==> job 8154: inputs <==
==> flow/design.v <==
module yuv_to_rgb (
input            clk             ,  
input            rst_n           ,  
input            start_conversion,  
input      [7:0] y               , 
input      [7:0] u               ,
input      [7:0] v               ,
output reg [7:0] r               , 
output reg [7:0] g               , 
output reg [7:0] b               ,
output reg       pixel_ready        
);
parameter signed [15:0] C_1_402 = 16'h059C;   
parameter signed [15:0] C_0_344 = 16'h0160;   
parameter signed [15:0] C_0_714 = 16'h02DB;   
parameter signed [15:0] C_1_772 = 16'h0716;   
wire signed [15:0] y_s;
wire signed [15:0] u_s;
wire signed [15:0] v_s;
wire signed [31:0] r_temp;
wire signed [31:0] g_temp;
wire signed [31:0] b_temp;
assign y_s = y;
assign u_s = u - 128;   
assign v_s = v - 128;   
assign r_temp = y_s + ((v_s * C_1_402) >>> 10);
assign g_temp = y_s - ((u_s * C_0_344) >>> 10) - ((v_s * C_0_714) >>> 10);
assign b_temp = y_s + ((u_s * C_1_772) >>> 10);
always @(posedge clk or negedge rst_n)	
	if (~rst_n)	            r <= 8'h00; else
	if (start_conversion) begin	
		if (r_temp < 0)	    r <= 8'h00; else
		if (r_temp > 255) 	r <= 8'hFF; else
											    r <= r_temp[7:0];
	end
always @(posedge clk or negedge rst_n)	
	if (~rst_n)	            g <= 8'h00; else
	if (start_conversion) begin	
		if (g_temp < 0)	    g <= 8'h00; else
		if (g_temp > 255) 	g <= 8'hFF; else
											    g <= g_temp[7:0];
	end
always @(posedge clk or negedge rst_n)	
	if (~rst_n)	            b <= 8'h00; else
	if (start_conversion) begin	
		if (b_temp < 0)	    b <= 8'h00; else
		if (b_temp > 255) 	b <= 8'hFF; else
											    b <= b_temp[7:0];
	end
always @(posedge clk or negedge rst_n)
	if (~rst_n)     	        pixel_ready <= 1'b0; else
	if (pixel_ready)          pixel_ready <= 1'b0; else
	if (start_conversion)	    pixel_ready <= 1'b1;
endmodule
module yuv422_to_rgb (
input             pclk               ,  
input             presetn            ,  
input      [31:0] paddr              ,  
input      [31:0] pwdata             ,  
output reg [31:0] prdata             ,  
input         	  pwrite             ,  
input         	  psel               ,  
input         	  penable            , 
output            pslverr            ,  
output            pready             ,  
output reg        irq                ,  
output reg [95:0] rgb_out               
);
localparam IDLE    = 3'd0;
localparam LOAD    = 3'd1;
localparam CONVERT = 3'd2;
reg  [7:0] yuv_mem [0:7];     
reg  [7:0] y0;                
reg  [7:0] u0;                
reg  [7:0] y1;                
reg  [7:0] v0;                
reg  [7:0] y2;                
reg  [7:0] u1;                
reg  [7:0] y3;                
reg  [7:0] v1;                
wire [7:0] r0;                
wire [7:0] g0;                
wire [7:0] b0;                
wire [7:0] r1;                
wire [7:0] g1;                
wire [7:0] b1;                
wire [7:0] r2;                
wire [7:0] g2;                
wire [7:0] b2;                
wire [7:0] r3;                
wire [7:0] g3;                
wire [7:0] b3;                
reg        cnt_writes;        
reg  [2:0] state;             
reg        start_conversion;  
wire [3:0] result_ready;      
yuv_to_rgb conv0 (.clk(pclk), .rst_n(presetn), .start_conversion(start_conversion), .y(y0), .u(u0), .v(v0), .r(r0), .g(g0), .b(b0), .pixel_ready(result_ready[0]));
yuv_to_rgb conv1 (.clk(pclk), .rst_n(presetn), .start_conversion(start_conversion), .y(y1), .u(u0), .v(v0), .r(r1), .g(g1), .b(b1), .pixel_ready(result_ready[1]));
yuv_to_rgb conv2 (.clk(pclk), .rst_n(presetn), .start_conversion(start_conversion), .y(y2), .u(u1), .v(v1), .r(r2), .g(g2), .b(b2), .pixel_ready(result_ready[2]));
yuv_to_rgb conv3 (.clk(pclk), .rst_n(presetn), .start_conversion(start_conversion), .y(y3), .u(u1), .v(v1), .r(r3), .g(g3), .b(b3), .pixel_ready(result_ready[3]));
assign pready  = 1'b1;
assign pslverr = 1'b0;
always @(posedge pclk or negedge presetn)
	if (~presetn)	prdata <= 32'd0; else
	if (psel & ~penable & ~pwrite)	
		case(paddr[7:0])
			8'h20: prdata <= (state == IDLE) ? {32'hFFFFFFFF} : {32'd0};
			8'h30: prdata <= {rgb_out[95:72], 8'd0};   
			8'h34: prdata <= {rgb_out[71:48], 8'd0};   
			8'h38: prdata <= {rgb_out[47:24], 8'd0};   
			8'h3c: prdata <= {rgb_out[23:0], 8'd0};   
		endcase           
always @(posedge pclk or negedge presetn)
	if (~presetn)	                        cnt_writes <= 'd0; else
	if (psel & penable & pready & pwrite)	cnt_writes <= cnt_writes + 'd1;
always @(posedge pclk or negedge presetn)
	if (~presetn)	                                     start_conversion <= 1'b0; else
	if (start_conversion)                              start_conversion <= 1'b0; else
	if (psel & penable & pready & pwrite & cnt_writes) start_conversion <= 1'b1;
always @(posedge pclk or negedge presetn)
	if (~presetn)      	irq <= 1'b0; else
	if (irq)					  irq <= 1'b0; else
	if (&result_ready)	irq <= 1'b1;
always @(posedge pclk or negedge presetn)
	if (~presetn)	                                                  state <= IDLE; else
	case(state)
		IDLE    : if (psel & ~penable & pwrite)                       state <= LOAD;     
		LOAD    : if (psel & penable & pready & pwrite & cnt_writes)  state <= CONVERT;  
		CONVERT : if (&result_ready)                                  state <= IDLE;     
	endcase
always @(posedge pclk or negedge presetn)
	if (~presetn) begin	yuv_mem[0] <= 8'd0;
	                    yuv_mem[1] <= 8'd0;
	                    yuv_mem[2] <= 8'd0;
	                    yuv_mem[3] <= 8'd0;
	                    yuv_mem[4] <= 8'd0;
	                    yuv_mem[5] <= 8'd0;
	                    yuv_mem[6] <= 8'd0;
	                    yuv_mem[7] <= 8'd0; end else
	if (psel & pwrite & ~penable) 
		case (paddr[7:0])                               
      8'h10: begin yuv_mem[0] <= pwdata[7:0];           
									 yuv_mem[1] <= pwdata[15:8];          
									 yuv_mem[2] <= pwdata[23:16];         
									 yuv_mem[3] <= pwdata[31:24]; end     
      8'h14: begin yuv_mem[4] <= pwdata[7:0];           
                   yuv_mem[5] <= pwdata[15:8];          
                   yuv_mem[6] <= pwdata[23:16];         
                   yuv_mem[7] <= pwdata[31:24]; end     
    endcase
always @(posedge pclk or negedge presetn)
	if (~presetn)	            rgb_out <= 96'd0; else
	if (&result_ready)	      rgb_out <= {r0, g0, b0, r1, g1, b1, r2, g2, b2, r3, g3, b3};  
always @(posedge pclk or negedge presetn)
	if (~presetn)	                    y0 <= 'd0; else
	if ((state == LOAD) & cnt_writes) y0 <= yuv_mem[0];
always @(posedge pclk or negedge presetn)
	if (~presetn)	                    u0 <= 'd0; else
	if ((state == LOAD) & cnt_writes) u0 <= yuv_mem[1];
always @(posedge pclk or negedge presetn)
	if (~presetn)	                    y1 <= 'd0; else
	if ((state == LOAD) & cnt_writes) y1 <= yuv_mem[2];
always @(posedge pclk or negedge presetn)
	if (~presetn)	                    v0 <= 'd0; else
	if ((state == LOAD) & cnt_writes) v0 <= yuv_mem[3];
always @(posedge pclk or negedge presetn)
	if (~presetn)	                    y2 <= 'd0; else
	if ((state == LOAD) & cnt_writes) y2 <= yuv_mem[4];
always @(posedge pclk or negedge presetn)
	if (~presetn)	                    u1 <= 'd0; else
	if ((state == LOAD) & cnt_writes) u1 <= yuv_mem[5];
always @(posedge pclk or negedge presetn)
	if (~presetn)	                    y3 <= 'd0; else
	if ((state == LOAD) & cnt_writes) y3 <= yuv_mem[6];
always @(posedge pclk or negedge presetn)
	if (~presetn)	                    v1 <= 'd0; else
	if ((state == LOAD) & cnt_writes) v1 <= yuv_mem[7];
endmodule
==> flow/run.sh <==
#!/bin/bash
# the make line also repeats each setting of config.mk as NAME=value (left out here)
make -C /OpenROAD-flow-scripts/flow DESIGN_CONFIG=/design/flow/config.mk WORK_HOME=/design/flow/orfs CLKGATE_MAP_FILE= finish
==> flow/config.mk <==
export PLATFORM = sky130hd
export DESIGN_NAME = yuv422_to_rgb
export DESIGN_NICKNAME = yuv422_to_rgb
export VERILOG_FILES = /design/flow/design.v
export SDC_FILE = /design/flow/constraint.sdc
export NUM_CORES = 4
export LEC_CHECK = 0
export ABC_AREA = 1
export CAP_MARGIN = 20
export CORE_ASPECT_RATIO = 1.53
export CORE_MARGIN = 2
export CORE_UTILIZATION = 72
export CTS_CLUSTER_DIAMETER = 385
export CTS_CLUSTER_SIZE = 98
export PLACE_DENSITY = 0.39
export SLEW_MARGIN = 20
export TNS_END_PERCENT = 5
==> flow/constraint.sdc <==
create_clock -name core_clock -period 3.97 [get_ports {pclk}]
set_input_delay 0.7940 -clock core_clock [delete_from_list [all_inputs] [get_ports {pclk}]]
set_output_delay 0.7940 -clock core_clock [all_outputs]
set_load 0.01 [all_outputs]
==> inputs of job 4565, as changes to job 8154 <==
CELL_PAD_IN_SITES_DETAIL_PLACEMENT = 0   (was not set)
CORE_ASPECT_RATIO = not set   (was 1.53)
CORE_UTILIZATION = 71   (was 72)
CTS_CLUSTER_DIAMETER = not set   (was 385)
CTS_CLUSTER_SIZE = not set   (was 98)
HOLD_SLACK_MARGIN = -0.09   (was not set)
MIN_ROUTING_LAYER = met1   (was not set)
PLACE_DENSITY = not set   (was 0.39)
PLACE_DENSITY_LB_ADDON = 0.27   (was not set)
SETUP_SLACK_MARGIN = 1.77   (was not set)
==> flow/constraint.sdc (replaced) <==
create_clock -name core_clock -period 6.38 [get_ports {pclk}]
set_input_delay 1.2760 -clock core_clock [delete_from_list [all_inputs] [get_ports {pclk}]]
set_output_delay 1.2760 -clock core_clock [all_outputs]
set_load 0.01 [all_outputs]
==> inputs of job 6405, as changes to job 8154 <==
ABC_AREA = not set   (was 1)
CORE_ASPECT_RATIO = not set   (was 1.53)
CORE_UTILIZATION = 61   (was 72)
CTS_CLUSTER_DIAMETER = not set   (was 385)
CTS_CLUSTER_SIZE = not set   (was 98)
PLACE_DENSITY = not set   (was 0.39)
TNS_END_PERCENT = not set   (was 5)
==> flow/constraint.sdc (replaced) <==
create_clock -name core_clock -period 6.13 [get_ports {pclk}]
set_input_delay 1.2260 -clock core_clock [delete_from_list [all_inputs] [get_ports {pclk}]]
set_output_delay 1.2260 -clock core_clock [all_outputs]
set_load 0.01 [all_outputs]
==> comparison table <==
| item | job 8154 | job 6405 | job 4565 |
|---|---|---|---|
| Outcome | did not finish | failed layout checks | failed layout checks |
| Stage where the flow stopped | 5_1_grt | - | - |
| Layout check failures | - | negative setup slack | negative setup slack |
| Complex-gate fraction of the synthesized area | 11.38% | 11.66% | 11.38% |
| Critical path required time | - | 6.59 ns | 6.87 ns |
| HPWL Detailed | 82.67 mm | 63.86 mm | 66.31 mm |
| Worst setup slack after layout | - | -0.8484 ns | -0.6299 ns |
| Routed met2 length | - | 40.51 mm | 46.51 mm |
| Final core utilization | - | 79.69% | 86.65% |
| Critical path origin | - | v0[2]$_DFFE_PN0P_ | v1[5]$_DFFE_PN0P_ |
| Number of antenna cells inserted | - | 1 | 3 |
| Layout inverter count without the clock tree | - | 404 | 646 |
| Simple share | 16.77% | 7.148% | 16.77% |
| Average size of a mapped cell | 8.226 µm² | 10.72 µm² | 8.226 µm² |
| Number of setup violations in the final report | - | 64 | 44 |
| Layout area overhead | - | 28.66% | 20.55% |
| Number of hold violations in the final report | - | 0 | 0 |
| Clock tree skew after final layout | - | 0.02702 ns | 0.02339 ns |
| Total wire length after detailed routing | - | 81.76 mm | 106.9 mm |
| Routed vias | - | 22700 | 29420 |
| Post-CTS repair timing setup buffer count | 20 | 31 | 16 |
